## run A
## comp_mult_top
module comp_mult_top #(
parameter NO_MULT   = 4     ,  
parameter APB_BADDR = 0     ,  
parameter SYS_AW    = 16    ,  
parameter REG_DW    = 16       
)(
input                    clk         ,  
input                    rst_n       ,  
input      [ SYS_AW-1:0] apb_paddr   ,  
input                    apb_psel    ,  
input                    apb_penable ,  
input                    apb_pwrite  ,  
input      [REG_DW -1:0] apb_pwdata  ,  
output                   apb_pready  ,  
output reg [REG_DW -1:0] apb_prdata  ,  
output reg               apb_pslverr ,  
output reg               mem_ce      ,  
output reg               mem_we      ,  
output reg [SYS_AW -1:0] mem_addr    ,  
output reg [     8 -1:0] mem_wr_data ,  
input      [     8 -1:0] mem_rd_data    
);
For scale: about 3400 cells after synthesis, ~180 flip-flops, roughly 89 I/O pins, about 23000 µm² of cells after synthesis.
export LEC_CHECK = 0
export ABC_AREA = 1
export CAP_MARGIN = 25
export CORE_ASPECT_RATIO = 1.88
export CORE_MARGIN = 8
export CORE_UTILIZATION = 72
export CTS_CLUSTER_DIAMETER = 227
export CTS_CLUSTER_SIZE = 98
export GPL_ROUTABILITY_DRIVEN = 0
export GPL_TIMING_DRIVEN = 1
export HOLD_SLACK_MARGIN = 0.19
export PLACE_DENSITY_LB_ADDON = 0.3
export SLEW_MARGIN = 20
export TNS_END_PERCENT = 20
create_clock -name core_clock -period 9.98 [get_ports {clk}]
run.sh (not shown) runs the stock make flow with config.mk's settings and CLKGATE_MAP_FILE=.
Per the final summary, run A finished and its layout is clean on timing, DRC and antenna.
## Diff of input files: run B against run A
# run A
export LEC_CHECK = 0
export ABC_AREA = 1
export CAP_MARGIN = 25
export CORE_ASPECT_RATIO = 1.88
export CORE_MARGIN = 8
export CORE_UTILIZATION = 72
export CTS_CLUSTER_DIAMETER = 227
export CTS_CLUSTER_SIZE = 98
export GPL_ROUTABILITY_DRIVEN = 0
export GPL_TIMING_DRIVEN = 1
export HOLD_SLACK_MARGIN = 0.19
export PLACE_DENSITY_LB_ADDON = 0.3
export SLEW_MARGIN = 20
export TNS_END_PERCENT = 20
create_clock -name core_clock -period 9.98 [get_ports {clk}]
# run B
export LEC_CHECK = 0
export ABC_AREA = 0
export CAP_MARGIN = 25
export CORE_MARGIN = 8
export CORE_UTILIZATION = 41
export CTS_CLUSTER_SIZE = 40
export GPL_ROUTABILITY_DRIVEN = 0
export GPL_TIMING_DRIVEN = 1
export HOLD_SLACK_MARGIN = 0.19
export PLACE_DENSITY = 0.59
export SETUP_SLACK_MARGIN = 0.67
export SLEW_MARGIN = 20
create_clock -name core_clock -period 9.98 [get_ports {clk}]
Timing, DRC, antenna: 0 failures across run A and run B. The worst ir drop on vdd number comes out lower for run B vs run A. Diff run A -> run B | buffer count excluding the clock tree in the final layout | up by more than a quarter. Run B against run A; via count is down by more than a quarter. Run B — yosys stat cell total about 26% lower, run A as reference.
## Diff of input files: run C against run B
# run B
export LEC_CHECK = 0
export ABC_AREA = 0
export CAP_MARGIN = 25
export CORE_MARGIN = 8
export CORE_UTILIZATION = 41
export CTS_CLUSTER_SIZE = 40
export GPL_ROUTABILITY_DRIVEN = 0
export GPL_TIMING_DRIVEN = 1
export HOLD_SLACK_MARGIN = 0.19
export PLACE_DENSITY = 0.59
export SETUP_SLACK_MARGIN = 0.67
export SLEW_MARGIN = 20
create_clock -name core_clock -period 9.98 [get_ports {clk}]
# run C
export LEC_CHECK = 0
export ABC_AREA = 0
export CAP_MARGIN = 25
export CORE_MARGIN = 2
export CORE_UTILIZATION = 71
export CTS_CLUSTER_DIAMETER = 211
export CTS_CLUSTER_SIZE = 40
export GPL_ROUTABILITY_DRIVEN = 0
export GPL_TIMING_DRIVEN = 1
export HOLD_SLACK_MARGIN = 0.19
export PLACE_DENSITY = 0.61
export SETUP_SLACK_MARGIN = -0.62
export SLEW_MARGIN = 20
create_clock -name core_clock -period 7.04 [get_ports {clk}]
## What came out
Layout checks on run C: not met. Flow itself completed; violations: setup timing. The final reports for run C and run B show chip height lower in the former. Summary of run C over run B: number of buffers created by CTS stayed essentially flat, total power rose by 1.5 mW, die size fell by about 50%, final area rose by 6.3%. Re utilization: run B and run C aren't equal, and the higher value belongs to run C.
Input changes introduced in run D (baseline for comparison: run C):
# run C
export LEC_CHECK = 0
export ABC_AREA = 0
export CAP_MARGIN = 25
export CORE_MARGIN = 2
export CORE_UTILIZATION = 71
export CTS_CLUSTER_DIAMETER = 211
export CTS_CLUSTER_SIZE = 40
export GPL_ROUTABILITY_DRIVEN = 0
export GPL_TIMING_DRIVEN = 1
export HOLD_SLACK_MARGIN = 0.19
export PLACE_DENSITY = 0.61
export SETUP_SLACK_MARGIN = -0.62
export SLEW_MARGIN = 20
create_clock -name core_clock -period 7.04 [get_ports {clk}]
# run D
export LEC_CHECK = 0
export ABC_AREA = 1
export CAP_MARGIN = 15
export CORE_MARGIN = 2
export CORE_UTILIZATION = 72
export CTS_CLUSTER_DIAMETER = 235
export CTS_CLUSTER_SIZE = 40
export GPL_ROUTABILITY_DRIVEN = 0
export GPL_TIMING_DRIVEN = 1
export HOLD_SLACK_MARGIN = -0.05
export SLEW_MARGIN = 20
create_clock -name core_clock -period 5.74 [get_ports {clk}]
Results
For run D, the flow was terminated by a tool error in global routing and produced no final design. As of run D, area after synthesis had risen by a little under 10% compared to run C. In the tables for run C and run D, register share after synthesis reads lower with run D. Number of cells in the yosys synthesis report: run D > run C. Run D has mean instance size in the synthesized netlist below what run C had. Going from run C to run D, starting density of the core grows by 1.1 points.


comp_mult_top again, from the RTL that the note above started with.
export LEC_CHECK = 0
export CAP_MARGIN = 0
export CORE_MARGIN = 2
export CORE_UTILIZATION = 72
export CTS_CLUSTER_DIAMETER = 234
export CTS_CLUSTER_SIZE = 51
export PLACE_DENSITY_LB_ADDON = 0.0
export SETUP_SLACK_MARGIN = 2.13
export SLEW_MARGIN = 20
export TNS_END_PERCENT = 5
create_clock -name core_clock -period 7.54 [get_ports {clk}]
The baseline finished with negative setup slack left.
Rerun with:
- CAP_MARGIN: 0 -> 20
- CORE_UTILIZATION: 72 -> 52
- CTS_CLUSTER_DIAMETER: 234 -> not set
- CTS_CLUSTER_SIZE: 51 -> not set
- PLACE_DENSITY_LB_ADDON: 0.0 -> not set
- SETUP_SLACK_MARGIN: 2.13 -> not set
- TNS_END_PERCENT: 5 -> not set
- clock period: 7.54 -> 5.52 ns (I/O delays scaled with it)
After rerunning: The new run ran to the end with violations: negative setup slack. Wire length drops by 0.39%. Cell count climbs by 11%. Power climbs by 46%.
Rerun with:
- CORE_UTILIZATION: 52 -> 33
- clock period: 5.52 -> 9.39 ns (I/O delays scaled with it)
Outcome:
- Now the flow completed without violations
- synthesized cell count stays the same
- power decreases by about 50%
- cell area shrinks by about 13%
Rerun with:
- CORE_UTILIZATION: 33 -> 66
- HOLD_SLACK_MARGIN: not set -> 0.28
- SETUP_SLACK_MARGIN: not set -> -0.49
- clock period: 9.39 -> 7.58 ns (I/O delays scaled with it)
The changed run reached the layout checks and failed them: negative setup slack.
Cell area came out higher by 3.0%.
Die area came out lower by 49%.
Routed wire length came out higher by 1.9%.
Global-route usage came out higher by 18 points.
First-iteration DRC count came out higher by 6.8%.
Core utilization came out higher by 41 points.
Sequential power came out higher by 24%.
Hold slack stays flat.


job 1247:
Starting RTL as in the previous note.
Settings: LEC_CHECK=0, ABC_AREA=1, CAP_MARGIN=25, CORE_MARGIN=2, CORE_UTILIZATION=71, CTS_CLUSTER_SIZE=72, GPL_ROUTABILITY_DRIVEN=0, GPL_TIMING_DRIVEN=1, HOLD_SLACK_MARGIN=0.29, PLACE_DENSITY_LB_ADDON=0.07, SETUP_SLACK_MARGIN=-0.44, SLEW_MARGIN=20, TNS_END_PERCENT=45; clock period 6.13 ns.
Job 1247 finished all stages; however, its layout fails the closing checks, the failures being setup timing.
Here is what was changed in the inputs of job 9115 compared with job 1247.
Settings: a change of HOLD_SLACK_MARGIN from 0.29 to -0.05; a deleted PLACE_DENSITY_LB_ADDON that had been 0.07; a change of CAP_MARGIN from 25 to 15; a deleted SETUP_SLACK_MARGIN that had been -0.44; a change of ABC_AREA from 1 to 0; a change of CORE_UTILIZATION from 71 to 72; a change of CTS_CLUSTER_SIZE from 72 to 40; a deleted TNS_END_PERCENT that had been 45; a change of the clock period (ns, I/O delays scaled along) from 6.13 to 6.71.
### Flow results
- | job 1247 | all stages done | FAIL | setup timing |
- | job 9115 | all stages done | FAIL | setup timing |
- Job 9115 vs. job 1247: signed area change from the synthesized netlist to the final layout up 1.2 points, non-clock buffer count in the final layout down 18.
- What job 9115 reported for post-cts sizing count has to be multiplied by 0.41 to get the figure for job 1247.
- For job 1247, the critical path launch point was data_reg[0], unlike job 9115, where it was mem_rd_data[0].
- Taking job 1247 over job 9115, the post-synthesis instance area ratio works out to 1.08.
- Job 9115 vs. job 1247: routed wire length went down; floorplan core area -about 9%; power picked up an extra about 80%.
- Re setup slack after layout: job 9115 is 0.093 ns up on job 1247.
- Compared with job 1247, job 9115 shows a higher worst path required time.
- [job 9115 vs job 1247] share of the synthesized netlist area taken by xor and xnor gates: higher in job 9115
The following lists how job 5701 was set up differently from job 9115:
Settings: ABC_AREA changed from 0 to 1; TNS_END_PERCENT newly set to 15; CTS_CLUSTER_DIAMETER newly set to 235; SETUP_SLACK_MARGIN newly set to 1.18; CORE_ASPECT_RATIO newly set to 0.5; the clock period (ns, I/O delays scaled along) changed from 6.71 to 4.86.
- Job 9115: complete, dirty (setup timing)
- Job 5701 did not make it past global routing, where a tool error ended it.
- Synthesized area of job 5701 exceeds that of job 9115 by a little under 10%.
- Of job 5701 and job 9115, the lower parity-gate share of the synthesized area counting xor and xnor cells belongs to job 5701.
- Delta (job 5701 minus job 9115): post-synthesis share of cell area spent on full adders, half adders and majority gates shows a reduction of 2.1 points; number of nets at floorplan shows an increase of 870; summed standard-cell area reported by yosys shows an increase of about 8%; portion of netlist area occupied by mux cells shows a reduction of 2.8 points.
Power figures rest on the tool's default switching activity, not on a simulated workload.
